$ cat design/flow/constraint.sdc
create_clock -name core_clock -period 9.28 [get_ports {clk}]
set_input_delay 1.8560 -clock core_clock [delete_from_list [all_inputs] [get_ports {clk}]]
set_output_delay 1.8560 -clock core_clock [all_outputs]
set_load 0.01 [all_outputs]
$ cat design/flow/run.sh
#!/bin/bash
# the make line also repeats each setting of config.mk as NAME=value (left out here)
make -C /OpenROAD-flow-scripts/flow DESIGN_CONFIG=/design/flow/config.mk WORK_HOME=/design/flow/orfs CLKGATE_MAP_FILE= finish
$ cat design/flow/config.mk
export PLATFORM = sky130hd
export DESIGN_NAME = top
export DESIGN_NICKNAME = top
export VERILOG_FILES = /design/flow/design.v
export SDC_FILE = /design/flow/constraint.sdc
export NUM_CORES = 4
export LEC_CHECK = 0
export ABC_AREA = 1
export CAP_MARGIN = 20
export CORE_MARGIN = 2
export CORE_UTILIZATION = 66
export CTS_CLUSTER_SIZE = 71
export SETUP_SLACK_MARGIN = -0.68
export SLEW_MARGIN = 20
$ cat design/flow/design.v
module spi_slave_interface #(
    parameter integer WIDTH = 16
)(
    input  logic clk,                
    input  logic rst,                
    input  logic sclk,              
    input  logic cs_n,              
    input  logic mosi,              
    output logic miso,              
    output logic wr_en,                             
    output logic [15:0] addr,                       
    output logic signed [WIDTH-1:0] wr_data,        
    input  logic signed [WIDTH-1:0] rd_data         
);
    typedef enum logic [1:0] {
        IDLE,
        SHIFT_IN,
        SHIFT_OUT
    } spi_state_t;
    spi_state_t state, next_state;
    logic [5:0] bit_count;
    logic [31:0] shift_reg;          
    logic [WIDTH-1:0] read_buffer;   
    logic [1:0] sclk_sync;
    logic sclk_rising, sclk_falling;
    always_ff @(posedge clk or posedge rst) begin
        if (rst) begin
            sclk_sync <= 2'b00;
        end else begin
            sclk_sync <= {sclk_sync[0], sclk};
        end
    end
    assign sclk_rising  = (sclk_sync == 2'b01);
    assign sclk_falling = (sclk_sync == 2'b10);
    always_ff @(posedge clk or posedge rst) begin
        if (rst) begin
            state <= IDLE;
        end else begin
            state <= next_state;
        end
    end
    always_comb begin
        next_state = state;
        case (state)
            IDLE: begin
                if (!cs_n) begin
                    next_state = SHIFT_IN;
                end
            end
            SHIFT_IN: begin
                if (bit_count == 6'd32) begin
                    next_state = SHIFT_OUT;
                end
            end
            SHIFT_OUT: begin
                if (cs_n) begin
                    next_state = IDLE;
                end
            end
            default: begin
                next_state = IDLE;
            end
        endcase
    end
    always_ff @(posedge clk or posedge rst) begin
        if (rst) begin
            shift_reg <= 32'd0;
            bit_count <= 6'd0;
        end else if (cs_n) begin
            shift_reg <= 32'd0;
            bit_count <= 6'd0;
        end else if (state == SHIFT_IN) begin
            if (sclk_rising) begin
                shift_reg <= {shift_reg[30:0], mosi};
                bit_count <= bit_count + 1;
            end
        end else if (state != SHIFT_IN) begin
            bit_count <= 6'd0;
        end
    end
    always_ff @(posedge clk or posedge rst) begin
        if (rst) begin
            wr_en   <= 1'b0;
            addr    <= 16'd0;
            wr_data <= '0;
        end else begin
            wr_en <= 1'b0;  
            if (state == SHIFT_IN && bit_count == 6'd32) begin
                addr    <= shift_reg[30:16];
                wr_data <= shift_reg[15:0];
                if (!shift_reg[31]) begin  
                    wr_en <= 1'b1;
                end
            end
        end
    end
    logic rd_pending;
    always_ff @(posedge clk or posedge rst) begin
        if (rst) begin
            rd_pending <= 1'b0;
        end else begin
            rd_pending <= (state == SHIFT_IN && bit_count == 6'd32 && shift_reg[31]);
        end
    end
    always_ff @(posedge clk or posedge rst) begin
        if (rst) begin
            read_buffer <= '0;
        end else begin
            if (rd_pending) begin
                read_buffer <= rd_data;
            end else if (state == SHIFT_OUT && sclk_falling) begin
                read_buffer <= {read_buffer[WIDTH-2:0], 1'b0};
            end
        end
    end
    always_ff @(posedge clk or posedge rst) begin
        if (rst) begin
            miso <= 1'b0;
        end else begin
            if (state == SHIFT_OUT && shift_reg[31]) begin
                miso <= read_buffer[WIDTH-1];
            end else begin
                miso <= 1'b0;
            end
        end
    end
endmodule
module parameter_register_file #(
    parameter integer WIDTH = 16,
    parameter integer NUM_NEURONS_LAYER_1 = 4,
    parameter integer NUM_NEURONS_LAYER_2 = 3
)(
    input  logic clk,
    input  logic rst,
    input  logic wr_en,
    input  logic [15:0] addr,
    input  logic signed [WIDTH-1:0] wr_data,
    output logic signed [WIDTH-1:0] rd_data,
    output logic signed [WIDTH-1:0] threshold,
    output logic signed [WIDTH-1:0] leak,
    output logic signed [WIDTH-1:0] reset_potential,
    output logic signed [WIDTH-1:0] refractory_cycles,
    output logic [NUM_NEURONS_LAYER_1-1:0][NUM_NEURONS_LAYER_2-1:0][WIDTH-1:0] synaptic_weights
);
    logic signed [WIDTH-1:0] threshold_reg, leak_reg, reset_reg, refractory_reg;
    logic [NUM_NEURONS_LAYER_1-1:0][NUM_NEURONS_LAYER_2-1:0][WIDTH-1:0] weight_mem;
    int w_idx, w_i, w_j;
    assign w_idx = addr - 16'h1000;
    assign w_i   = w_idx / NUM_NEURONS_LAYER_2;
    assign w_j   = w_idx % NUM_NEURONS_LAYER_2;
    always_ff @(posedge clk or posedge rst) begin
        if (rst) begin
            threshold_reg   <= 16'd1000;
            leak_reg        <= 16'd10;
            reset_reg       <= 16'd0;
            refractory_reg  <= 16'd10;
            for (int m = 0; m < NUM_NEURONS_LAYER_1; m++) begin
                for (int n = 0; n < NUM_NEURONS_LAYER_2; n++) begin
                    weight_mem[m][n] <= '0;
                end
            end
        end else if (wr_en) begin
            case (addr)
                16'h0000: threshold_reg  <= wr_data;
                16'h0001: leak_reg       <= wr_data;
                16'h0002: reset_reg      <= wr_data;
                16'h0003: refractory_reg <= wr_data;
                default: begin
                    if (addr >= 16'h1000 && addr < 16'h1000 + NUM_NEURONS_LAYER_1 * NUM_NEURONS_LAYER_2) begin
                        weight_mem[w_i][w_j] <= wr_data;
                    end
                end
            endcase
        end
    end
    always_comb begin
        case (addr)
            16'h0000: rd_data = threshold_reg;
            16'h0001: rd_data = leak_reg;
            16'h0002: rd_data = reset_reg;
            16'h0003: rd_data = refractory_reg;
            default: begin
                if (addr >= 16'h1000 && addr < 16'h1000 + NUM_NEURONS_LAYER_1 * NUM_NEURONS_LAYER_2) begin
                    rd_data = weight_mem[w_i][w_j];
                end else begin
                    rd_data = '0;
                end
            end
        endcase
    end
    assign threshold          = threshold_reg;
    assign leak               = leak_reg;
    assign reset_potential    = reset_reg;
    assign refractory_cycles  = refractory_reg;
    assign synaptic_weights   = weight_mem;
endmodule
module lif_neuron #(
    parameter integer WIDTH = 16
)(
    input  logic                      clk,
    input  logic                      rst,
    input  logic signed [WIDTH-1:0]   input_current,
    input  logic signed [WIDTH-1:0]   threshold,
    input  logic signed [WIDTH-1:0]   leak,
    input  logic signed [WIDTH-1:0]   reset_potential,
    input  logic signed [WIDTH-1:0]   refractory_cycles,
    output reg                        spike
);
    localparam signed [WIDTH-1:0] MAX_POTENTIAL = 2**(WIDTH-1) - 1;
    localparam signed [WIDTH-1:0] MIN_POTENTIAL = -(2**(WIDTH-1));
    logic signed [WIDTH-1:0] membrane_potential;
    logic [WIDTH-1:0] refractory_counter;
    logic in_refractory;
    logic signed [WIDTH:0] extended_sum;   
    logic signed [WIDTH-1:0] next_potential;
    logic spike_next;
    always_comb begin
        extended_sum = $signed(membrane_potential) + $signed(input_current) - $signed(leak);
        if (extended_sum > MAX_POTENTIAL)
            next_potential = MAX_POTENTIAL;
        else if (extended_sum < MIN_POTENTIAL)
            next_potential = MIN_POTENTIAL;
        else
            next_potential = extended_sum[WIDTH-1:0];
        spike_next = (!in_refractory && next_potential >= threshold);
    end
    always_ff @(posedge clk or posedge rst) begin
        if (rst) begin
            membrane_potential <= 0;
            spike <= 0;
            refractory_counter <= 0;
            in_refractory <= 0;
        end else begin
            spike <= 0;
            if (in_refractory) begin
                if (refractory_counter == 0)
                    in_refractory <= 0;
                else
                    refractory_counter <= refractory_counter - 1;
            end else begin
                if (spike_next) begin
                    spike <= 1;
                    membrane_potential <= reset_potential;
                    in_refractory <= 1;
                    refractory_counter <= refractory_cycles - 1;
                end else begin
                    membrane_potential <= next_potential;
                end
            end
        end
    end
endmodule
module fully_connected_neural_network #(
    parameter integer WIDTH = 16,
    parameter integer NUM_NEURONS_LAYER_1 = 4,
    parameter integer NUM_NEURONS_LAYER_2 = 3
)(
    input  logic clk,
    input  logic rst,
    input  logic signed [WIDTH-1:0] input_current,
    input  logic signed [WIDTH-1:0] threshold,
    input  logic signed [WIDTH-1:0] leak,
    input  logic signed [WIDTH-1:0] reset_potential,
    input  logic signed [WIDTH-1:0] refractory_cycles,
    input  logic [NUM_NEURONS_LAYER_1-1:0][NUM_NEURONS_LAYER_2-1:0][WIDTH-1:0] synaptic_weights,
    output logic [NUM_NEURONS_LAYER_2-1:0] spikes_layer_2
);
    logic spike_layer_1 [NUM_NEURONS_LAYER_1-1:0];
    logic signed [WIDTH-1:0] input_current_layer_2 [NUM_NEURONS_LAYER_2-1:0];
    logic spike_layer_2_int [NUM_NEURONS_LAYER_2-1:0];
    genvar i;
    generate
        for (i = 0; i < NUM_NEURONS_LAYER_1; i++) begin : layer_1_neurons
            lif_neuron #(
                .WIDTH(WIDTH)
            ) neuron_layer_1 (
                .clk(clk),
                .rst(rst),
                .input_current(input_current),
                .threshold(threshold),
                .leak(leak),
                .reset_potential(reset_potential),
                .refractory_cycles(refractory_cycles),
                .spike(spike_layer_1[i])
            );
        end
    endgenerate
    always_comb begin
        integer j, k;
        for (j = 0; j < NUM_NEURONS_LAYER_2; j++) begin
            input_current_layer_2[j] = 0;
            for (k = 0; k < NUM_NEURONS_LAYER_1; k++) begin
                if (spike_layer_1[k]) begin
                    input_current_layer_2[j] += synaptic_weights[k][j];
                end
            end
        end
    end
    generate
        for (i = 0; i < NUM_NEURONS_LAYER_2; i++) begin : layer_2_neurons
            lif_neuron #(
                .WIDTH(WIDTH)
            ) neuron_layer_2 (
                .clk(clk),
                .rst(rst),
                .input_current(input_current_layer_2[i]),
                .threshold(threshold),
                .leak(leak),
                .reset_potential(reset_potential),
                .refractory_cycles(refractory_cycles),
                .spike(spike_layer_2_int[i])
            );
        end
    endgenerate
    always_ff @(posedge clk or posedge rst) begin
        if (rst) begin
            spikes_layer_2 <= '0;
        end else begin
            for (int s = 0; s < NUM_NEURONS_LAYER_2; s++) begin
                spikes_layer_2[s] <= spike_layer_2_int[s];
            end
        end
    end
endmodule
module top #(
    parameter integer WIDTH = 16,
    parameter integer NUM_NEURONS_LAYER_1 = 4,
    parameter integer NUM_NEURONS_LAYER_2 = 3
)(
    input  logic clk,
    input  logic rst,
    input  logic sclk,
    input  logic cs_n,
    input  logic mosi,
    output logic miso,
    input  logic signed [WIDTH-1:0] input_current,
    output logic [NUM_NEURONS_LAYER_2-1:0] spikes
);
    logic wr_en;
    logic [15:0] addr;
    logic signed [WIDTH-1:0] wr_data;
    logic signed [WIDTH-1:0] rd_data;
    logic signed [WIDTH-1:0] threshold;
    logic signed [WIDTH-1:0] leak;
    logic signed [WIDTH-1:0] reset_potential;
    logic signed [WIDTH-1:0] refractory_cycles;
    logic [NUM_NEURONS_LAYER_1-1:0][NUM_NEURONS_LAYER_2-1:0][WIDTH-1:0] synaptic_weights;
    spi_slave_interface #(
        .WIDTH(WIDTH)
    ) spi_inst (
        .clk(clk),
        .rst(rst),
        .sclk(sclk),
        .cs_n(cs_n),
        .mosi(mosi),
        .miso(miso),
        .wr_en(wr_en),
        .addr(addr),
        .wr_data(wr_data),
        .rd_data(rd_data)
    );
    parameter_register_file #(
        .WIDTH(WIDTH),
        .NUM_NEURONS_LAYER_1(NUM_NEURONS_LAYER_1),
        .NUM_NEURONS_LAYER_2(NUM_NEURONS_LAYER_2)
    ) reg_file (
        .clk(clk),
        .rst(rst),
        .wr_en(wr_en),
        .addr(addr),
        .wr_data(wr_data),
        .rd_data(rd_data),
        .threshold(threshold),
        .leak(leak),
        .reset_potential(reset_potential),
        .refractory_cycles(refractory_cycles),
        .synaptic_weights(synaptic_weights)
    );
    fully_connected_neural_network #(
        .WIDTH(WIDTH),
        .NUM_NEURONS_LAYER_1(NUM_NEURONS_LAYER_1),
        .NUM_NEURONS_LAYER_2(NUM_NEURONS_LAYER_2)
    ) nn_inst (
        .clk(clk),
        .rst(rst),
        .input_current(input_current),
        .threshold(threshold),
        .leak(leak),
        .reset_potential(reset_potential),
        .refractory_cycles(refractory_cycles),
        .synaptic_weights(synaptic_weights),
        .spikes_layer_2(spikes)
    );
endmodule
==> changes_impl.md, run 1 <==
## Flow update

- Tool warnings: 51
- Worst Max-Slew Pin Slew: 1.584 ns
- Wire length per cell: 21.68 um
- Vias per cell: 6.166
- Longest Clk Path Bufs: 3
- Ports: 25
- Die width: 282.9 um
- SO Faults: capacitance limit, slew limit, setup timing
- CP Depth: 90
- Final Instance Area: 63,910 sq um
- Main flop type: dfrtp_1
- Dpl cells: 8,686
- Syn Inst Count: 6,987
- Sequential Area: 14,780 sq um
- Total global routing overflow: 0
- Reg2reg end: reg_file.weight_mem[107]$_DFFE_PP0P_
- Clock root cell: clkbuf_16
- Vias in the first global route: 51,157
- Synth Area in Simple Gates: 18.25%
- Chip Area, Yosys: 51,320 sq um
- Worst path slowest cell: dfrtp_1
- Final hold violation count: 0
- Nets: 8,428
- Util after Layout: 82.77%
- Type of the worst setup path: reg2reg
- Synth area leader: dfrtp_1
- Hold path start: nn_inst.layer_2_neurons[1].neuron_layer_2.spike$_DFF_PP0_
- Gr usage total: 44.82%
- Async SR Flop Fraction: 100.0%
- Largest net degree at the start of global routing: 151
- Synth top cells by count: 1,266 x nand2_1, 1,253 x inv_1, 692 x o21ai_0
- Dominant cells by area after synthesis: dfrtp_1 28%, ha_1 11%, nand2_1 9.3%
- Clk ins delay skew pair: 0.64 ns
- #FFs+latches synth: 590
- Outcome: failed layout checks
- Adders+Majority by Area: 16.18%
- Via count: 54,966
- Non-filler cells, final: 8,915
- Syn nets: 7,598
- Fin crit share: 145.9%
- Clock Skew: 0.02833 ns
- # DRC: 0
- Floorplan core density: 66.47%
- # fillers: 4,936
- Worst path top cell family by delay: simple AND/OR/NAND/NOR gates
- Period minus WS final: 13.54 ns
- Num CTS Buffers: 70
- PortBufs: 24
- Hold path cells: 0
- Worst EP required: 9.79 ns
- Crit-path most repeated cell: nand2_2
- Core Area: 77,210 sq um
- Xor/xnor share: 6.144%
- CTS Hold Bufs: 0
- Slew headroom: -6.708%
- Post-route ant nets: 0
- Post-synth EDFFs: 0
- R2R Setup Slk: -4.26 ns
- H-tree Lvls: 3
- Startpoint types: flip-flop
- Cell Area, Synth: 51,320 sq um
- Row Count: 102
- Gpl congestion: 1.020
- Pre-CTS WS: -2.093 ns
- CP endpoint kind: flip-flop
- Most frequent cell after synthesis: nand2_1
- Setup violators final: 310
- Die area: 80,010 sq um
- Ys cells: 6,987
- Logic area: 32,420 sq um
- Final setup margin: -4.264 ns
- Post-DP Area: 58,880 sq um
- First-pass GRT wire length: 277.8 mm
- CTS tree: done
- WL final: 193.2 mm
- Area Overhead vs Synth: 24.53%
- TritonRoute pass-1 iters: 7
- R2R cell count: 90
- Critical path arrival: 14.06 ns
- HP Class: reg2reg
- DP HPWL: 130.7 mm
- Post-Synth AOI/OAI Area: 19.11%
- Yosys warns: 8
- CP Launch Point: spi_inst.addr[12]$_DFFE_PP0P_
- Largest stage delay on the critical path: 0.45 ns
- MUX share of area: 0.2145%
- CTS Sinks: 590
- Worst Hold Path EP: nn_inst.spikes_layer_2[1]$_DFF_PP0_
- Initial antenna violation count: 6
- Main logic family after synthesis: AND-OR/OR-AND gates
- Clk pin slew, worst setup/hold paths: 0.07 ns
- Critical path buffers and inverters: 16
- RSZ-0062 raised after global routing: yes
- Max-area cell share: 28.23%
- Max-cap viol count: 1
- CP Max Fanout: 16
- Mapped Avg Cell Area: 7.345 sq um
- F_max: 0.07383 GHz
- Synth cell types: 61
- CP Capture Point: reg_file.weight_mem[107]$_DFFE_PP0P_
- Reg-to-Reg Start: spi_inst.addr[12]$_DFFE_PP0P_
- Die Ht: 282.9 um
- Synth Seq Share: 28.79%
- Final Max Slew Viols: 5
- Iter 0 DRT Violations: 6,813
-- through the flow --
stage           TNS, ns  hold slack, ns
6_report        -962.72          0.3306
4_1_cts         -410.23          0.3295
5_1_grt        -1093.48          0.3393
3_3_place_gp    -379.59          0.3325
2_1_floorplan   -565.30          0.3312
3_5_place_dp    -481.85          0.3434
-- what timing repair did --
action,in CTS,in global routing
resized,148,255
setup buffers,59,37
pin swaps,54,121
endpoints found under the setup margin,294,294
gates cloned,7,4
-- final cells by class --
| class | count | share of cell area, % |
|---|---|---|
| multi-input combinational | 4880 | 50.73 |
| antenna | 1 | 0.003915 |
| clock inverter | 35 | 0.7518 |
| inverter | 1279 | 7.561 |
| sequential | 590 | 23.12 |
| timing repair buffer | 996 | 12.69 |
| tap | 1040 | 2.036 |
| clock buffer | 94 | 3.103 |
-- routing by layer --
layer  GRT usage, %  part of all wire [%]
met2          69.68                    43
met3          11.10                    12
met4          27.49                   8.5
met5              0                 0.039
met1          56.32                    37
==> inputs of run 2 (changes only) <==
Settings changed: CAP_MARGIN 20 to 40, CELL_PAD_IN_SITES_GLOBAL_PLACEMENT set to 3, CORE_UTILIZATION 66 to 22, CTS_CLUSTER_SIZE 71 to 57, GPL_ROUTABILITY_DRIVEN set to 1, GPL_TIMING_DRIVEN set to 0, HOLD_SLACK_MARGIN set to 0.08, PLACE_DENSITY_LB_ADDON set to 0.26, SETUP_SLACK_MARGIN -0.68 to 1.81, SLEW_MARGIN 20 to 5.
Clock period 9.28 ns to 16.4 ns, I/O delays scaled along.
==> run 2 against run 1 <==
- now clean on timing, DRC and antenna
- register-to-register slack improved by 7.3 ns
- cell count up 16%
- first-iteration DRC count down 57%
- utilization decreased by 57 points
- critical path type unchanged
==> changes_impl.md, run 2 <==
## Flow update

- Outcome: finished clean
- Vias in the first global route: 48,197
- Ports: 25
- Syn nets: 7,598
- Post-synth EDFFs: 0
- Num CTS Buffers: 83
- Startpoint types: flip-flop
- CP Max Fanout: 10
- # fillers: 25,673
- HP Class: reg2reg
- Clock root cell: clkbuf_16
- Via count: 47,606
- DP HPWL: 191.8 mm
- Worst EP required: 17.02 ns
- Die width: 487.0 um
- CP Launch Point: nn_inst.layer_1_neurons[0].neuron_layer_1.spike$_DFF_PP0_
- Vias per cell: 4.612
- Largest net degree at the start of global routing: 37
- # DRC: 0
- MUX share of area: 0.2145%
- Final hold slack: 0.3498 ns
- Chip Area, Yosys: 51,320 sq um
- First-pass GRT wire length: 342.6 mm
- Hold path cells: 0
- Critical path arrival: 13.94 ns
- Worst path slowest cell: clkbuf_1
- Util after Layout: 25.78%
- Ys cells: 6,987
- Slew headroom: 10.69%
- Synth area leader: dfrtp_1
- RSZ-0062 raised after global routing: no
- WL final: 236.7 mm
- Clk ins delay skew pair: 0.72 ns
- Nets: 7,822
- Row Count: 177
- Fin crit share: 81.22%
- Mapped Avg Cell Area: 7.345 sq um
- Cell Area, Synth: 51,320 sq um
- Iter 0 DRT Violations: 2,947
- Synth cell types: 61
- Crit-path most repeated cell: inv_1
- Area Overhead vs Synth: 16.71%
- Gr usage total: 19.80%
- Tool warnings: 34
- Synth Seq Share: 28.79%
- Synth top cells by count: 1,266 x nand2_1, 1,253 x inv_1, 692 x o21ai_0
- Max-cap viol count: 0
- Die area: 237,200 sq um
- Die Ht: 487.0 um
- CP Depth: 59
- Async SR Flop Fraction: 100.0%
- Total global routing overflow: 0
- Wire length per cell: 22.93 um
- Post-route ant nets: 0
- Hold path start: nn_inst.layer_2_neurons[2].neuron_layer_2.spike$_DFF_PP0_
- Floorplan core density: 22.09%
- CTS tree: done
- PortBufs: 24
- Final Max Slew Viols: 0
- Synth Area in Simple Gates: 18.25%
- TritonRoute pass-1 iters: 6
- Final setup margin: 3.079 ns
- Adders+Majority by Area: 16.18%
- Main logic family after synthesis: AND-OR/OR-AND gates
- Final hold violation count: 0
- CTS Sinks: 590
- Syn Inst Count: 6,987
- Gpl congestion: 0.8568
- Core Area: 232,300 sq um
- Worst Max-Slew Pin Slew: 1.327 ns
- Type of the worst setup path: reg2reg
- Period minus WS final: 13.32 ns
- Post-Synth AOI/OAI Area: 19.11%
- Xor/xnor share: 6.144%
- Main flop type: dfrtp_1
- Longest Clk Path Bufs: 3
- Worst Hold Path EP: nn_inst.spikes_layer_2[2]$_DFF_PP0_
- R2R Setup Slk: 3.08 ns
- Dominant cells by area after synthesis: dfrtp_1 28%, ha_1 11%, nand2_1 9.3%
- #FFs+latches synth: 590
- Setup violators final: 0
- Most frequent cell after synthesis: nand2_1
- Pre-CTS WS: 1.930 ns
- Largest stage delay on the critical path: 0.63 ns
- Yosys warns: 8
- Worst path top cell family by delay: AND-OR/OR-AND gates
- Initial antenna violation count: 8
- Reg-to-Reg Start: nn_inst.layer_1_neurons[0].neuron_layer_1.spike$_DFF_PP0_
- R2R cell count: 59
- Clock Skew: 0.03004 ns
- Clk pin slew, worst setup/hold paths: 0.06 ns
- CP endpoint kind: flip-flop
- F_max: 0.07507 GHz
- Max-area cell share: 28.23%
- H-tree Lvls: 3
- Critical path buffers and inverters: 12
==> run 2: stage by stage <==
stage / area, sq um / TNS, ns / instances
3_5_place_dp: 56870 / 0 / 10153
5_1_grt: 59900 / 0 / 10323
2_1_floorplan: 51330 / 0 / 6987
6_report: 59900 / 0 / 10323
4_1_cts: 59590 / 0 / 10305
3_3_place_gp: 55370 / -504.51 / 10054
==> run 2: layer usage <==
| metal | track usage (%) | vias up | wire [um] |
|---|---|---|---|
| li1 | - | 23442 | - |
| met1 | 26.14 | 23060 | 108400 |
| met4 | 5.316 | 2 | 6563 |
| met2 | 34.47 | 855 | 114900 |
| met3 | 1.609 | 247 | 6818 |
| met5 | 0 | - | 9 |
==> run 2: cell type report <==
type                            instances  area, sq um  share of cell area, %
Multi-Input combinational cell       4878        30900                  51.58
Sequential cell                       590        14780                  24.67
Inverter                             1279         4811                  8.032
Tap cell                             3043         3807                  6.357
Clock buffer                          112         2327                  3.885
Timing Repair Buffer                  139         1844                  3.079
Buffer                                240         1036                  1.730
Clock inverter                         40        390.4                 0.6517
Antenna cell                            2        5.005               0.008356
==> run 2: repair_timing <==
item / in CTS / in global routing
setup buffers: 0 / 16
gates resized: 0 / 49
hold buffers: 0 / 0
setup endpoints to repair: 0 / 208
==> inputs of run 3 (changes only) <==
Settings changed: ABC_AREA 1 to unset, CAP_MARGIN 40 to 20, CELL_PAD_IN_SITES_GLOBAL_PLACEMENT 3 to unset, CORE_UTILIZATION 22 to 68, CTS_CLUSTER_SIZE 57 to unset, GPL_ROUTABILITY_DRIVEN 1 to unset, GPL_TIMING_DRIVEN 0 to unset, HOLD_SLACK_MARGIN 0.08 to unset, MAX_ROUTING_LAYER set to met4, PLACE_DENSITY_LB_ADDON 0.26 to unset, SETUP_SLACK_MARGIN 1.81 to -0.7, SLEW_MARGIN 5 to 20.
Clock period 16.4 ns to 12.2 ns, I/O delays scaled along.
==> run 3 against run 2 <==
- now fails the layout checks on setup timing
- hold slack is essentially flat
- routed wire length decreased by 36%
- worst setup slack worse by 3.2 ns
- clock skew increased by 0.016 ns
- critical path depth increased by 6
- first-iteration DRC count rose by 32%
- highest routed layer is now met4
==> changes_impl.md, run 3 <==
## Flow update

- Period minus WS final: 12.29 ns
- R2R Setup Slk: -0.09 ns
- Hold path start: nn_inst.layer_2_neurons[0].neuron_layer_2.spike$_DFF_PP0_
- Xor/xnor share: 6.195%
- Reg2reg end: reg_file.weight_mem[76]$_DFFE_PP0P_
- Row Count: 100
- Post-synth EDFFs: 0
- Crit-path most repeated cell: o21ai_1
- First-pass GRT wire length: 238.9 mm
- Hold path cells: 0
- Total global routing overflow: 0
- Floorplan core density: 68.94%
- Worst Hold Path EP: nn_inst.spikes_layer_2[0]$_DFF_PP0_
- Chip Area, Yosys: 51,580 sq um
- Final Max Slew Viols: 0
- Clk ins delay skew pair: 0.65 ns
- Post-Synth AOI/OAI Area: 17.84%
- Synth cell types: 101
- Synth Area in Simple Gates: 11.37%
- Syn nets: 6,261
- Cell Area, Synth: 51,580 sq um
- CP Depth: 65
- Nets: 6,446
- CP Max Fanout: 8
- Iter 0 DRT Violations: 3,904
- F_max: 0.08140 GHz
- CTS tree: done
- HP Class: reg2reg
- Tool warnings: 41
- Critical path arrival: 12.78 ns
- Ys cells: 5,650
- Die Ht: 279.4 um
- Core Area: 74,820 sq um
- Max-area cell share: 28.09%
- # fillers: 5,238
- H-tree Lvls: 3
- CP Launch Point: spi_inst.addr[12]$_DFFE_PP0P_
- Final setup margin: -0.08553 ns
- CP Capture Point: reg_file.weight_mem[76]$_DFFE_PP0P_
- Synth Seq Share: 28.65%
- Async SR Flop Fraction: 100.0%
- Logic area: 33,830 sq um
- Clock root cell: clkbuf_16
- RSZ-0062 raised after global routing: yes
- Reg-to-Reg Start: spi_inst.addr[12]$_DFFE_PP0P_
- Startpoint types: flip-flop
- Fin crit share: 100.7%
- Vias per cell: 6.358
- Yosys warns: 8
- Critical path buffers and inverters: 10
- Largest net degree at the start of global routing: 166
- Die width: 279.4 um
- Sequential Area: 14,790 sq um
- Worst Max-Slew Pin Slew: 1.256 ns
- Setup violators final: 169
- Outcome: failed layout checks
- Vias in the first global route: 43,556
- Num CTS Buffers: 70
- R2R cell count: 65
- CTS Hold Bufs: 0
- Clk pin slew, worst setup/hold paths: 0.06 ns
- Most frequent cell after synthesis: dfrtp_1
- Initial antenna violation count: 3
- Util after Layout: 77.07%
- Ports: 25
- Area Overhead vs Synth: 11.80%
- DP HPWL: 112.3 mm
- Clock Skew: 0.04625 ns
- Synth top cells by count: 579 x dfrtp_1, 569 x inv_1, 512 x a21oi_1
- Gr usage total: 40.19%
- Type of the worst setup path: reg2reg
- Gpl congestion: 0.9546
- CTS Sinks: 590
- Worst path top cell family by delay: AND-OR/OR-AND gates
- Post-route ant nets: 0
- Max-cap viol count: 0
- Wire length per cell: 22.09 um
- CP endpoint kind: flip-flop
- Worst EP required: 12.69 ns
- Adders+Majority by Area: 16.10%
- TritonRoute pass-1 iters: 9
- Mapped Avg Cell Area: 9.129 sq um
- Final hold violation count: 0
- Slew headroom: 16.25%
- Via count: 43,635
- Main logic family after synthesis: AND-OR/OR-AND gates
- WL final: 151.6 mm
- Longest Clk Path Bufs: 3
- SO Faults: setup timing
- Largest stage delay on the critical path: 0.54 ns
- Synth area leader: dfrtp_1
- Die area: 78,070 sq um
- Worst path slowest cell: or3_2
- Dominant cells by area after synthesis: dfrtp_1 28%, ha_1 11%, mux2_2 5.2%
- #FFs+latches synth: 590
- Main flop type: dfrtp_1
- MUX share of area: 13.45%
- PortBufs: 24
- Syn Inst Count: 5,650
- # DRC: 0
run 3: stage by stage:
step                setup slack (ns)  cell area [sq um]  instances  hold WS, ns  TNS (ns)
finish                      -0.08553              57670       6863       0.3497    -7.516
global route                 -0.9431              57670       6863       0.3538   -187.73
CTS                          -0.6518              57380       6854       0.3512   -107.01
detailed placement           -0.8756              54830       6724       0.3393   -152.36
global placement             -0.4721              54830       6724       0.3327    -76.84
floorplan                    -0.6994              51620       5650       0.3312   -100.01
run 3: layout make-up:
cell class / instances / area share [%]
Clock inverter: 30 / 0.8158
Sequential cell: 590 / 25.65
Antenna cell: 1 / 0.004340
Tap cell: 969 / 2.102
Inverter: 573 / 3.736
Clock buffer: 100 / 3.597
Multi-Input combinational cell: 4226 / 58.67
Timing Repair Buffer: 374 / 5.424
run 3: what timing repair did:
item                                    4_1_cts  5_1_grt
buffers inserted                              0        6
gates resized                                 6       50
cloned                                        0        2
pin swaps                                     0       15
endpoints found under the setup margin      192      225
run 3: metal layers:
metal | global-route usage [%] | wire length [um] | part of all wire (%) | vias up
met2 | 62.05 | 68930 | 45 | 1736
li1 | - | - | - | 20261
met4 | 17.91 | 7688 | 5.1 | 0
met1 | 52.33 | 62690 | 41 | 21228
met3 | 6.789 | 12320 | 8.1 | 410
met5 | - | 0 | 0 | -
==> inputs of run 4 (changes only) <==
Settings changed: ABC_AREA set to 0, CAP_MARGIN 20 to 15, CELL_PAD_IN_SITES_GLOBAL_PLACEMENT set to 0, CORE_UTILIZATION 68 to 53, MAX_ROUTING_LAYER met4 to unset, PLACE_DENSITY_LB_ADDON set to 0.11, SETUP_SLACK_MARGIN -0.7 to unset, TNS_END_PERCENT set to 45.
Clock period 12.2 ns to 16.3 ns, I/O delays scaled along.
==> run 4 against run 3 <==
- die size is 28% higher
- non-clock buffer count is 277 lower
- clock-buffer cell count stayed put
- clock skew is 0.0078 ns lower
- cell area is 3.3% lower
- now clean on timing, DRC and antenna
- register-to-register slack better by 1.5 ns
- largest cell class unchanged
- routed wire length is 5.9% lower
==> changes_impl.md, run 4 <==
## Flow update

- Die area: 99,830 sq um
- Via count: 41,076
- Max-cap viol count: 0
- Clock root cell: clkbuf_16
- Max Used Layer: met5
- # DRC: 0
- Die width: 316.0 um
- Syn nets: 6,261
- Vias per cell: 5.957
- Post-Synth AOI/OAI Area: 17.84%
- Floorplan core density: 53.42%
- Most frequent cell after synthesis: dfrtp_1
- Main flop type: dfrtp_1
- Gr usage total: 28.70%
- DRT met1 WL: 66.09 mm
- Reg-to-Reg Start: spi_inst.addr[12]$_DFFE_PP0P_
- Synth area leader: dfrtp_1
- Worst EP required: 16.82 ns
- Worst path top cell family by delay: AND-OR/OR-AND gates
- Period minus WS final: 14.90 ns
- Main logic family after synthesis: AND-OR/OR-AND gates
- CTS tree: done
- Async SR Flop Fraction: 100.0%
- Xor/xnor share: 6.195%
- Yosys warns: 8
- Vias in the first global route: 40,214
- Worst Max-Slew Pin Slew: 1.203 ns
- Core Area: 96,570 sq um
- Crit-path most repeated cell: o21ai_0
- Final hold slack: 0.3448 ns
- Setup violators final: 0
- Worst path slowest cell: or3_2
- Cell Area, Synth: 51,580 sq um
- H-tree Lvls: 3
- Longest Clk Path Bufs: 3
- Syn Inst Count: 5,650
- Critical path arrival: 15.43 ns
- Hold path cells: 0
- CP endpoint kind: flip-flop
- MUX share of area: 13.45%
- Dpl cells: 6,753
- Nets: 6,172
- Largest net degree at the start of global routing: 157
- First-pass GRT wire length: 225.1 mm
- R2R Setup Slk: 1.40 ns
- Row Count: 114
- DP HPWL: 107.6 mm
- Largest stage delay on the critical path: 0.63 ns
- Hold path start: nn_inst.layer_2_neurons[1].neuron_layer_2.spike$_DFF_PP0_
- Metal3 WL: 7.400 mm
- Synth top cells by count: 579 x dfrtp_1, 569 x inv_1, 512 x a21oi_1
- Tool warnings: 43
- Clock Skew: 0.03840 ns
- CP Max Fanout: 46
- CP Depth: 64
- CP Capture Point: reg_file.weight_mem[152]$_DFFE_PP0P_
- Synth cell types: 101
- Synth Area in Simple Gates: 11.37%
- Post-synth EDFFs: 0
- Dominant cells by area after synthesis: dfrtp_1 28%, ha_1 11%, mux2_2 5.2%
- #FFs+latches synth: 590
- TritonRoute pass-1 iters: 6
- Adders+Majority by Area: 16.10%
- Ys cells: 5,650
- Total global routing overflow: 0
- Clk ins delay skew pair: 0.66 ns
- Fin crit share: 91.44%
- Final hold violation count: 0
- Area Overhead vs Synth: 8.141%
- Wire length per cell: 20.70 um
- Initial antenna violation count: 3
- Mapped Avg Cell Area: 9.129 sq um
- CTS Sinks: 590
- Ports: 25
- Clk pin slew, worst setup/hold paths: 0.06 ns
- Die Ht: 316.0 um
- Slew headroom: 19.79%
- HP Class: reg2reg
- Worst Hold Path EP: nn_inst.spikes_layer_2[1]$_DFF_PP0_
- Critical path buffers and inverters: 6
- Met2 WL: 65.13 mm
- Setup TNS: 0 ns
- R2R cell count: 64
- Type of the worst setup path: reg2reg
- Post-route ant nets: 0
- Max-area cell share: 28.09%
- Num CTS Buffers: 73
- Gpl congestion: 0.8657
- Final Max Slew Viols: 0
- PortBufs: 24
- Outcome: finished clean
- F_max: 0.06709 GHz
- Startpoint types: flip-flop
- Reg2reg end: reg_file.weight_mem[152]$_DFFE_PP0P_
- WL final: 142.7 mm
- Chip Area, Yosys: 51,580 sq um
- Iter 0 DRT Violations: 3,261
- Non-filler cells, final: 6,895
- CP Launch Point: spi_inst.addr[12]$_DFFE_PP0P_
- Synth Seq Share: 28.65%
==> run 4: metal layers <==
layer  GRT usage [%]  vias to the layer above
li1                -                    19716
met1           40.76                    20137
met2           46.08                     1008
met3           3.581                      213
met4           8.165                        2
met5               0                        -
==> run 4: layout make-up <==
type	instances	area [sq um]
multi-input combinational	4226	33800
inverter	573	2157
clock inverter	32	514.2
antenna	1	2.502
sequential	590	14790
fill	8523	40790
tap	1276	1597
timing repair buffer	97	825.8
clock buffer	100	2098
==> run 4: what timing repair did <==
item	in CTS	in global routing
hold buffers	0	0
resized	0	29
setup buffers	0	9
setup endpoints to repair	0	192
==> run 4: metrics by stage <==
step                cell area [sq um]  util [%]  setup WS, ns
floorplan                       51580         -         2.965
global placement                52930     54.81        0.5436
detailed placement              52950     54.84        0.1817
CTS                             55570     57.54       0.01714
global route                    55780     57.76     -0.004475
finish                          55780     57.76         1.396
==> inputs of run 5 (changes only) <==
Settings changed: ABC_AREA 0 to unset, CAP_MARGIN 15 to 20, CELL_PAD_IN_SITES_GLOBAL_PLACEMENT 0 to unset, CORE_UTILIZATION 53 to 68, PLACE_DENSITY_LB_ADDON 0.11 to unset, TNS_END_PERCENT 45 to unset.
Clock period 16.3 ns to 11.1 ns, I/O delays scaled along.
==> run 5 against run 4 <==
- now fails the layout checks on setup timing
- critical endpoint is now reg_file.weight_mem[1]$_DFFE_PP0P_
- global-route usage grew 12 points
- largest cell class unchanged
- non-clock buffer count rose by 519
- utilization increased by 24 points
==> changes_impl.md, run 5 <==
## Flow update

- Post-route ant nets: 0
- Logic area: 35,530 sq um
- Adders+Majority by Area: 16.10%
- Util after Layout: 81.99%
- SO Faults: setup timing
- Largest stage delay on the critical path: 0.57 ns
- Reg2reg end: reg_file.weight_mem[1]$_DFFE_PP0P_
- Synth area leader: dfrtp_1
- Syn Inst Count: 5,650
- Critical path arrival: 12.50 ns
- Area Overhead vs Synth: 18.93%
- # fillers: 4,583
- CTS Hold Bufs: 0
- Die area: 78,070 sq um
- Synth Seq Share: 28.65%
- Gr usage total: 40.35%
- Chip Area, Yosys: 51,580 sq um
- F_max: 0.08343 GHz
- Final setup margin: -0.8868 ns
- Num CTS Buffers: 69
- Post-DP Area: 56,250 sq um
- Cell Area, Synth: 51,580 sq um
- Via count: 46,181
- Hold path start: nn_inst.layer_2_neurons[1].neuron_layer_2.spike$_DFF_PP0_
- Crit-path most repeated cell: o21ai_1
- Die Ht: 279.4 um
- Final Instance Area: 61,350 sq um
- Final hold slack: 0.3586 ns
- Sequential Area: 14,790 sq um
- Fin crit share: 108.0%
- Synth Area in Simple Gates: 11.37%
- Max-cap viol count: 0
- Syn nets: 6,261
- Main flop type: dfrtp_1
- Die width: 279.4 um
- CP Capture Point: reg_file.weight_mem[1]$_DFFE_PP0P_
- Ports: 25
- Core Area: 74,820 sq um
- R2R cell count: 66
- CTS tree: done
- HP Class: reg2reg
- Clock Skew: 0.03869 ns
- Startpoint types: flip-flop
- Largest net degree at the start of global routing: 163
- Initial antenna violation count: 4
- Worst Max-Slew Pin Slew: 1.325 ns
- Synth cell types: 101
- Worst path slowest cell: or4_4
- CP Depth: 66
- Type of the worst setup path: reg2reg
- Clk pin slew, worst setup/hold paths: 0.06 ns
- Outcome: failed layout checks
- DP HPWL: 116.0 mm
- Xor/xnor share: 6.195%
- Total global routing overflow: 0
- Most frequent cell after synthesis: dfrtp_1
- Async SR Flop Fraction: 100.0%
- Worst path top cell family by delay: AND-OR/OR-AND gates
- H-tree Lvls: 3
- CP endpoint kind: flip-flop
- Yosys warns: 8
- Post-Synth AOI/OAI Area: 17.84%
- Hold path cells: 0
- TritonRoute pass-1 iters: 5
- Clock root cell: clkbuf_16
- Setup violators final: 216
- Gpl congestion: 0.9579
- Final hold violation count: 0
- Tool warnings: 45
- CP Launch Point: spi_inst.addr[7]$_DFFE_PP0P_
- Ys cells: 5,650
- Main logic family after synthesis: AND-OR/OR-AND gates
- Slew headroom: 11.66%
- Final Max Slew Viols: 0
- Synth top cells by count: 579 x dfrtp_1, 569 x inv_1, 512 x a21oi_1
- Worst EP required: 11.61 ns
- #FFs+latches synth: 590
- Worst Hold Path EP: nn_inst.spikes_layer_2[1]$_DFF_PP0_
- Max-area cell share: 28.09%
- Post-synth EDFFs: 0
- Reg-to-Reg Start: spi_inst.addr[7]$_DFFE_PP0P_
- # DRC: 0
- Row Count: 100
- CP Max Fanout: 8
- WL final: 167.4 mm
- Clk ins delay skew pair: 0.64 ns
- PortBufs: 24
- R2R Setup Slk: -0.89 ns
- Wire length per cell: 23.57 um
- Vias in the first global route: 44,553
- Dominant cells by area after synthesis: dfrtp_1 28%, ha_1 11%, mux2_2 5.2%
- Mapped Avg Cell Area: 9.129 sq um
- Setup TNS: -161.66 ns
- Floorplan core density: 68.94%
- First-pass GRT wire length: 245.8 mm
- Vias per cell: 6.500
- Longest Clk Path Bufs: 3
- MUX share of area: 13.45%
- Critical path buffers and inverters: 9
- Period minus WS final: 11.99 ns
- CTS Sinks: 590
- Iter 0 DRT Violations: 4,347
- Nets: 6,687
- RSZ-0062 raised after global routing: yes
run 5: repair_timing:
| item | CTS | global route |
|---|---|---|
| setup endpoints to repair | 249 | 294 |
| gates resized | 75 | 381 |
| pin swaps | 11 | 94 |
| cloned | 1 | 14 |
| setup buffers | 37 | 52 |
run 5: layout make-up:
class,count,area share (%)
Sequential cell,590,24.11
Inverter,573,3.529
Clock inverter,35,0.6425
Timing Repair Buffer,616,8.660
Antenna cell,5,0.02040
Multi-Input combinational cell,4226,57.91
Tap cell,969,1.976
Clock buffer,91,3.147
run 5: per-stage QoR:
stage,std cells,setup slack (ns)
floorplan,5650,-0.5566
global placement,6875,-0.7629
detailed placement,6875,-1.028
CTS,7039,-0.6702
global route,7101,-1.533
finish,7105,-0.8868
run 5: layer usage:
layer / wire [um] / vias to the layer above / GRT usage [%] / part of all wire, %
li1: - / 20761 / - / -
met1: 64910 / 22468 / 53.21 / 39
met2: 74680 / 2325 / 62.51 / 45
met3: 17470 / 625 / 10.33 / 10
met4: 10370 / 2 / 18.95 / 6.2
met5: 13 / - / 0 / 0.0078
==> inputs of run 6 (changes only) <==
Settings changed: ABC_AREA set to 1, CAP_MARGIN 20 to 0, CELL_PAD_IN_SITES_DETAIL_PLACEMENT set to 1, CELL_PAD_IN_SITES_GLOBAL_PLACEMENT set to 2, CORE_ASPECT_RATIO set to 0.9, CORE_MARGIN 2 to 9, CORE_UTILIZATION 68 to 51, CTS_CLUSTER_DIAMETER set to 338, CTS_CLUSTER_SIZE set to 62, GPL_ROUTABILITY_DRIVEN set to 1, GPL_TIMING_DRIVEN set to 0, HOLD_SLACK_MARGIN set to -0.09, MAX_ROUTING_LAYER set to met4, PLACE_DENSITY_LB_ADDON set to 0.14, TNS_END_PERCENT set to 25.
Clock period 11.1 ns to 16.3 ns, I/O delays scaled along.
==> run 6 against run 5 <==
- the flow now stops in global placement without I/O
- die size up 44%
- synthesized cell count increased by 24%
- synthesized area fell by 0.50%
==> changes_impl.md, run 6 <==
### Changed

- Adders+Majority by Area: 16.18%
- Synth Area in Simple Gates: 18.25%
- Die Ht: 318.9 um
- Stop stage: global placement without I/O
- Yosys warns: 8
- Mapped Avg Cell Area: 7.345 sq um
- Cell Area, Synth: 51,320 sq um
- Row Count: 109
- Async SR Flop Fraction: 100.0%
- Synth top cells by count: 1,266 x nand2_1, 1,253 x inv_1, 692 x o21ai_0
- MUX share of area: 0.2145%
- Main flop type: dfrtp_1
- Syn nets: 7,598
- Outcome: aborted with a tool error
- Post-synth EDFFs: 0
- Die width: 352.4 um
- Main logic family after synthesis: AND-OR/OR-AND gates
- Synth cell types: 61
- #FFs+latches synth: 590
- Synth Seq Share: 28.79%
- Die area: 112,400 sq um
- Ys cells: 6,987
- Core Area: 99,010 sq um
- Dominant cells by area after synthesis: dfrtp_1 28%, ha_1 11%, nand2_1 9.3%
- Syn Inst Count: 6,987
- Stop Error: [ERROR FLW-0024] Place density exceeds 1.0 (current PLACE_DENSITY_LB_ADDON =  0.14). Please check if the value of  PLACE_DENSITY_LB_ADDON is between 0 and 0.99.
- Floorplan core density: 51.83%
- Synth area leader: dfrtp_1
- Chip Area, Yosys: 51,320 sq um
- Max-area cell share: 28.23%
- Most frequent cell after synthesis: nand2_1
- Xor/xnor share: 6.144%
- Post-Synth AOI/OAI Area: 19.11%
==> inputs of run 7 (changes only) <==
Settings changed: ABC_AREA 1 to unset, CAP_MARGIN 0 to 20, CELL_PAD_IN_SITES_DETAIL_PLACEMENT 1 to unset, CELL_PAD_IN_SITES_GLOBAL_PLACEMENT 2 to unset, CORE_ASPECT_RATIO 0.9 to unset, CORE_MARGIN 9 to 2, CORE_UTILIZATION 51 to 72, CTS_CLUSTER_DIAMETER 338 to unset, CTS_CLUSTER_SIZE 62 to unset, GPL_ROUTABILITY_DRIVEN 1 to unset, GPL_TIMING_DRIVEN 0 to unset, HOLD_SLACK_MARGIN -0.09 to unset, MAX_ROUTING_LAYER met4 to unset, PLACE_DENSITY set to 0.36, PLACE_DENSITY_LB_ADDON 0.14 to unset, SETUP_SLACK_MARGIN set to -0.32, TNS_END_PERCENT 25 to unset.
Clock period 16.3 ns to 11.3 ns, I/O delays scaled along.
==> run 7 against run 6 <==
- now fails the layout checks on setup timing
- synthesized cell count down 19%
- synthesized area up 0.50%
- die size down 34%
==> changes_impl.md, run 7 <==
## Flow update

- Outcome: failed layout checks
- SO Faults: setup timing
- Worst Max-Slew Pin Slew: 1.305 ns
- Adders+Majority by Area: 16.10%
- Reg-to-Reg Start: spi_inst.addr[8]$_DFFE_PP0P_
- Via count: 45,969
- Crit-path most repeated cell: o21ai_1
- Largest net degree at the start of global routing: 156
- RSZ-0062 raised after global routing: yes
- PortBufs: 24
- Final setup margin: -0.7837 ns
- Period minus WS final: 12.08 ns
- Synth area leader: dfrtp_1
- Worst EP required: 11.80 ns
- Die area: 73,800 sq um
- Yosys warns: 8
- Synth Seq Share: 28.65%
- Mapped Avg Cell Area: 9.129 sq um
- Final hold violation count: 0
- Final Max Slew Viols: 0
- Area Overhead vs Synth: 15.19%
- # fillers: 4,239
- Xor/xnor share: 6.195%
- CP Launch Point: spi_inst.addr[8]$_DFFE_PP0P_
- Core Area: 71,240 sq um
- Gpl congestion: 0.9796
- Setup violators final: 293
- Initial antenna violation count: 3
- #FFs+latches synth: 590
- Reg2reg end: reg_file.weight_mem[165]$_DFFE_PP0P_
- CP Capture Point: reg_file.weight_mem[165]$_DFFE_PP0P_
- Die width: 271.7 um
- Hold path cells: 0
- F_max: 0.08276 GHz
- DP HPWL: 114.7 mm
- Type of the worst setup path: reg2reg
- R2R Setup Slk: -0.78 ns
- Dpl cells: 6,783
- Clock root cell: clkbuf_16
- First-pass GRT wire length: 252.2 mm
- Worst path top cell family by delay: AND-OR/OR-AND gates
- CP endpoint kind: flip-flop
- TritonRoute pass-1 iters: 8
- R2R cell count: 67
- CP Depth: 67
- Main logic family after synthesis: AND-OR/OR-AND gates
- Num CTS Buffers: 70
- Max-cap viol count: 0
- H-tree Lvls: 3
- Post-synth EDFFs: 0
- WL final: 163.0 mm
- Syn Inst Count: 5,650
- CTS Sinks: 590
- Max-area cell share: 28.09%
- Chip Area, Yosys: 51,580 sq um
- # diodes: 0
- Critical path arrival: 12.58 ns
- Slew headroom: 13.00%
- Worst Hold Path EP: nn_inst.spikes_layer_2[1]$_DFF_PP0_
- # DRC: 0
- Util after Layout: 83.40%
- Vias in the first global route: 46,129
- Clk ins delay skew pair: 0.64 ns
- Ports: 25
- Gr usage total: 43.40%
- Total global routing overflow: 0
- Syn nets: 6,261
- Vias per cell: 6.588
- Nets: 6,581
- Row Count: 98
- HP Class: reg2reg
- Clock Skew: 0.02896 ns
- Main flop type: dfrtp_1
- Async SR Flop Fraction: 100.0%
- Synth Area in Simple Gates: 11.37%
- CP Max Fanout: 8
- Cell Area, Synth: 51,580 sq um
- Startpoint types: flip-flop
- Post-route ant nets: 0
- Clk pin slew, worst setup/hold paths: 0.06 ns
- Ys cells: 5,650
- Largest stage delay on the critical path: 0.50 ns
- Tool warnings: 43
- Iter 0 DRT Violations: 4,516
- Post-Synth AOI/OAI Area: 17.84%
- Synth top cells by count: 579 x dfrtp_1, 569 x inv_1, 512 x a21oi_1
- Synth cell types: 101
- Dominant cells by area after synthesis: dfrtp_1 28%, ha_1 11%, mux2_2 5.2%
- Worst path slowest cell: nor4_4
- Die Ht: 271.7 um
- Hold path start: nn_inst.layer_2_neurons[1].neuron_layer_2.spike$_DFF_PP0_
- CTS tree: done
- MUX share of area: 13.45%
- Fin crit share: 106.9%
- Critical path buffers and inverters: 9
- Non-filler cells, final: 6,978
- Wire length per cell: 23.35 um
- Most frequent cell after synthesis: dfrtp_1
- Floorplan core density: 72.40%
- Longest Clk Path Bufs: 3
run 7: layout make-up:
class	instances	area (sq um)	share of cell area, %
Timing Repair Buffer	509	4325	7.280
Inverter	573	2172	3.656
Clock buffer	96	1969	3.315
Sequential cell	590	14790	24.89
Clock inverter	34	345.3	0.5812
Tap cell	950	1189	2.001
Multi-Input combinational cell	4226	34630	58.28
run 7: metrics by stage:
stage	hold slack [ns]	instance area (sq um)	setup slack (ns)	setup TNS (ns)
after floorplan	0.3312	51840	-0.3577	-33.75
after global placement	0.3311	55630	-0.4799	-81.71
after detailed placement	0.3347	55630	-0.7531	-136.30
after CTS	0.3553	58900	-0.5435	-106.68
after global routing	0.3620	59420	-1.465	-349.47
final	0.3464	59420	-0.7837	-168.01
run 7: what timing repair did:
item | in CTS | in global routing
endpoints found under the setup margin | 218 | 294
hold buffers | 0 | 0
pin swaps | 18 | 27
setup buffers | 42 | 26
resized | 122 | 70
cloned | 3 | 1
hold endpoints to repair | 0 | 0
run 7: layer usage:
layer  GRT usage (%)  vias up  part of all wire [%]
met3           8.421      672                   9.4
met2           69.20     2464                    46
li1                -    20542                     -
met5               0        -                     0
met4           26.49        0                   7.2
met1           54.84    22291                    38
==> inputs of run 8 (changes only) <==
Settings changed: CORE_UTILIZATION 72 to 50, PLACE_DENSITY 0.36 to unset, SETUP_SLACK_MARGIN -0.32 to 1.75.
Clock period 11.3 ns to 7.56 ns, I/O delays scaled along.
==> run 8 against run 7 <==
- the layout still fails its checks (setup timing)
- global-route usage down 13 points
- critical path depth is 2 lower
- first-iteration DRC count fell by 30%
- clock-buffer cell count rose by 3
- cell count increased by 19%
- cell area increased by 21%
- synthesized area unchanged
- highest routed layer unchanged
==> changes_impl.md, run 8 <==
## Flow update

- Outcome: failed layout checks
- SO Faults: setup timing
- Clock Skew: 0.04562 ns
- Met2 WL: 81.56 mm
- PortBufs: 24
- Xor/xnor share: 6.195%
- CTS tree: done
- Synth cell types: 101
- Largest stage delay on the critical path: 0.44 ns
- Syn Inst Count: 5,650
- Dpl cells: 7,910
- Final setup margin: -4.182 ns
- TritonRoute pass-1 iters: 5
- Tool warnings: 39
- Worst path slowest cell: a221o_1
- H-tree Lvls: 3
- Period minus WS final: 11.74 ns
- Synth Seq Share: 28.65%
- Yosys warns: 8
- HP Class: reg2reg
- Final Max Slew Viols: 0
- Metal3 WL: 8.795 mm
- Clk pin slew, worst setup/hold paths: 0.06 ns
- Worst path top cell family by delay: AND-OR/OR-AND gates
- Vias per cell: 5.739
- Area Overhead vs Synth: 39.75%
- Synth top cells by count: 579 x dfrtp_1, 569 x inv_1, 512 x a21oi_1
- Main logic family after synthesis: AND-OR/OR-AND gates
- Post-route ant nets: 0
- Ys cells: 5,650
- Synth Area in Simple Gates: 11.37%
- # DRC: 0
- DP HPWL: 120.5 mm
- Setup TNS: -1052.05 ns
- Worst Hold Path EP: nn_inst.spikes_layer_2[0]$_DFF_PP0_
- Async SR Flop Fraction: 100.0%
- Post-synth EDFFs: 0
- Main flop type: dfrtp_1
- #FFs+latches synth: 590
- Logic area: 38,830 sq um
- WL final: 170.4 mm
- Worst Max-Slew Pin Slew: 1.250 ns
- Util after Layout: 70.65%
- Non-filler cells, final: 8,296
- Syn nets: 6,261
- Hold path start: nn_inst.layer_2_neurons[0].neuron_layer_2.spike$_DFF_PP0_
- Clk ins delay skew pair: 0.65 ns
- Post-Synth AOI/OAI Area: 17.84%
- Reg2reg end: reg_file.weight_mem[144]$_DFFE_PP0P_
- Worst EP required: 8.05 ns
- Setup violators final: 310
- Mapped Avg Cell Area: 9.129 sq um
- Most frequent cell after synthesis: dfrtp_1
- Slew headroom: 16.38%
- Longest Clk Path Bufs: 3
- Sequential Area: 14,790 sq um
- RSZ-0062 raised after global routing: yes
- Nets: 7,484
- Chip Area, Yosys: 51,580 sq um
- Synth area leader: dfrtp_1
- CP Depth: 65
- Row Count: 117
- DRT met1 WL: 73.48 mm
- Max-area cell share: 28.09%
- Largest net degree at the start of global routing: 119
- Clock root cell: clkbuf_16
- Wire length per cell: 20.54 um
- Vias in the first global route: 46,435
- Num CTS Buffers: 70
- Max Used Layer: met4
- Initial antenna violation count: 2
- R2R Setup Slk: -4.18 ns
- Adders+Majority by Area: 16.10%
- CP Max Fanout: 8
- Die area: 105,700 sq um
- Critical path buffers and inverters: 7
- MUX share of area: 13.45%
- Dominant cells by area after synthesis: dfrtp_1 28%, ha_1 11%, mux2_2 5.2%
- # diodes: 0
- Iter 0 DRT Violations: 3,160
- Max-cap viol count: 0
- Cell Area, Synth: 51,580 sq um
- Die width: 325.2 um
- Floorplan core density: 50.55%
- Core Area: 102,000 sq um
- R2R cell count: 65
- Via count: 47,609
- Startpoint types: flip-flop
- First-pass GRT wire length: 255.5 mm
- Type of the worst setup path: reg2reg
- Reg-to-Reg Start: spi_inst.addr[13]$_DFFE_PP0P_
- Fin crit share: 155.3%
- # fillers: 7,643
- Crit-path most repeated cell: o21ai_2
- Die Ht: 325.2 um
- Final hold violation count: 0
- Hold path cells: 0
- Critical path arrival: 12.24 ns
- CP Launch Point: spi_inst.addr[13]$_DFFE_PP0P_
- Total global routing overflow: 0
- F_max: 0.08516 GHz
- CTS Sinks: 590
- Gpl congestion: 0.8923
- CP endpoint kind: flip-flop
- CP Capture Point: reg_file.weight_mem[144]$_DFFE_PP0P_
- Gr usage total: 30.32%
- Ports: 25
==> run 8: metal layers <==
| layer | GRT usage [%] | up-vias |
|---|---|---|
| li1 | - | 22368 |
| met1 | 41.01 | 23579 |
| met2 | 50.69 | 1308 |
| met3 | 3.372 | 354 |
| met4 | 9.913 | 0 |
| met5 | 0 | - |
==> run 8: cell type report <==
class / count / share of cell area (%)
clock buffers: 99 / 2.805
repair buffers: 1409 / 16.80
inverters: 573 / 3.048
clock inverters: 28 / 0.5919
well taps: 1368 / 2.375
multi-input cells: 4229 / 53.86
flip-flops and latches: 590 / 20.51
==> run 8: per-stage QoR <==
stage / hold WS, ns / instance area, sq um / worst slack, ns
final: 0.3466 / 72080 / -4.182
after global placement: 0.3328 / 61780 / -4.367
after global routing: 0.3619 / 72080 / -4.752
after floorplan: 0.3312 / 51950 / -4.097
after CTS: 0.3473 / 67020 / -4.215
after detailed placement: 0.3347 / 61810 / -4.495
==> run 8: what timing repair did <==
item,in CTS,in global routing
gates cloned,14,14
setup buffers,95,136
resized,538,912
hold buffers,0,0
setup endpoints to repair,446,446
pin swaps,260,524
==> inputs of run 9 (changes only) <==
Settings changed: ABC_AREA set to 1, CORE_UTILIZATION 50 to 71, PLACE_DENSITY set to 0.8, SETUP_SLACK_MARGIN 1.75 to 1.81.
Clock period 7.56 ns to 14.0 ns, I/O delays scaled along.
==> run 9 against run 8 <==
- the run now finishes clean
- hold slack better by 0.0027 ns
- global-route usage rose by 13 points
- register-to-register slack gained 6.0 ns
- largest cell class unchanged
==> changes_impl.md, run 9 <==
## Flow update

- Outcome: finished clean
- Worst path slowest cell: dfrtp_2
- #FFs+latches synth: 590
- Main flop type: dfrtp_1
- Vias in the first global route: 47,405
- Setup violators final: 0
- CP Launch Point: spi_inst.addr[1]$_DFFE_PP0P_
- PortBufs: 24
- Num CTS Buffers: 70
- Iter 0 DRT Violations: 6,958
- Fin crit share: 86.76%
- Setup TNS: 0 ns
- HP Class: reg2reg
- # DRC: 0
- Gr usage total: 43.74%
- Most frequent cell after synthesis: nand2_1
- Floorplan core density: 71.79%
- Die Ht: 272.9 um
- Type of the worst setup path: reg2reg
- Tool warnings: 39
- Largest stage delay on the critical path: 0.46 ns
- F_max: 0.08233 GHz
- Via count: 51,302
- Initial antenna violation count: 1
- Ys cells: 6,987
- TritonRoute pass-1 iters: 10
- Largest net degree at the start of global routing: 140
- Ports: 25
- Post-synth EDFFs: 0
- CTS Hold Bufs: 0
- Clk ins delay skew pair: 0.65 ns
- Reg-to-Reg Start: spi_inst.addr[1]$_DFFE_PP0P_
- CP Capture Point: reg_file.weight_mem[109]$_DFFE_PP0P_
- Critical path arrival: 12.67 ns
- Slew headroom: 20.28%
- Worst EP required: 14.52 ns
- Synth Area in Simple Gates: 18.25%
- Synth Seq Share: 28.79%
- Critical path buffers and inverters: 12
- CP Depth: 90
- Crit-path most repeated cell: nand2_1
- Longest Clk Path Bufs: 3
- CTS Sinks: 590
- Area Overhead vs Synth: 11.98%
- Async SR Flop Fraction: 100.0%
- R2R Setup Slk: 1.85 ns
- Synth area leader: dfrtp_1
- Hold path start: nn_inst.layer_2_neurons[0].neuron_layer_2.spike$_DFF_PP0_
- WL final: 174.4 mm
- Period minus WS final: 12.15 ns
- Max-cap viol count: 0
- Gpl congestion: 1.030
- Xor/xnor share: 6.144%
- Reg2reg end: reg_file.weight_mem[109]$_DFFE_PP0P_
- Vias per cell: 6.395
- Final hold violation count: 0
- Syn nets: 7,598
- Post-Synth AOI/OAI Area: 19.11%
- Synth cell types: 61
- Final Max Slew Viols: 0
- Cell Area, Synth: 51,320 sq um
- Die area: 74,450 sq um
- Total global routing overflow: 0
- DP HPWL: 118.8 mm
- Hold path cells: 0
- Syn Inst Count: 6,987
- Core Area: 71,490 sq um
- Synth top cells by count: 1,266 x nand2_1, 1,253 x inv_1, 692 x o21ai_0
- MUX share of area: 0.2145%
- Yosys warns: 8
- Main logic family after synthesis: AND-OR/OR-AND gates
- Clock Skew: 0.02204 ns
- RSZ-0062 raised after global routing: yes
- Startpoint types: flip-flop
- Worst path top cell family by delay: simple AND/OR/NAND/NOR gates
- Post-route ant nets: 0
- Clock root cell: clkbuf_16
- Clk pin slew, worst setup/hold paths: 0.06 ns
- Max-area cell share: 28.23%
- Mapped Avg Cell Area: 7.345 sq um
- Wire length per cell: 21.74 um
- Dominant cells by area after synthesis: dfrtp_1 28%, ha_1 11%, nand2_1 9.3%
- First-pass GRT wire length: 256.2 mm
- Die width: 272.9 um
- Worst Hold Path EP: nn_inst.spikes_layer_2[0]$_DFF_PP0_
- CTS tree: done
- CP endpoint kind: flip-flop
- H-tree Lvls: 3
- Adders+Majority by Area: 16.18%
- CP Max Fanout: 6
- Nets: 7,625
- Final hold slack: 0.3493 ns
- Worst Max-Slew Pin Slew: 1.191 ns
- R2R cell count: 90
- Chip Area, Yosys: 51,320 sq um
- Row Count: 98
==> run 9: layout make-up <==
cell class                      instances  area, sq um
Inverter                             1279         4856
Timing Repair Buffer                  186         1903
Clock buffer                          105         2085
Sequential cell                       590        14780
Tap cell                              950         1189
Clock inverter                         20        326.6
Antenna cell                            5        12.51
Multi-Input combinational cell       4885        32300
Timing Repair inverter                  2        16.27
Fill cell                            4921        14010
==> run 9: layer usage <==
layer / part of all wire [%] / track usage, % / vias to the layer above
met5: 0.013 / 0 / -
met4: 7.1 / 21.73 / 2
met3: 12 / 11.03 / 939
met2: 44 / 68.82 / 3317
met1: 37 / 56.27 / 24013
li1: - / - / 23031
==> run 9: per-stage QoR <==
stage / setup slack, ns / utilization, % / cell area [sq um] / std cells
detailed placement: 0.6920 / 73.13 / 52280 / 7776
CTS: 1.812 / 77.13 / 55140 / 7922
global placement: 1.235 / 73.12 / 52270 / 7776
finish: 1.854 / 80.40 / 57470 / 8022
global route: 0.9888 / 80.38 / 57460 / 8017
floorplan: 2.981 / - / 51330 / 6987
==> run 9: timing repair <==
item | 4_1_cts | 5_1_grt
cloned | 4 | 15
buffers inserted | 17 | 77
gates resized | 36 | 389
pin swaps | 10 | 134
endpoints found under the setup margin | 192 | 294
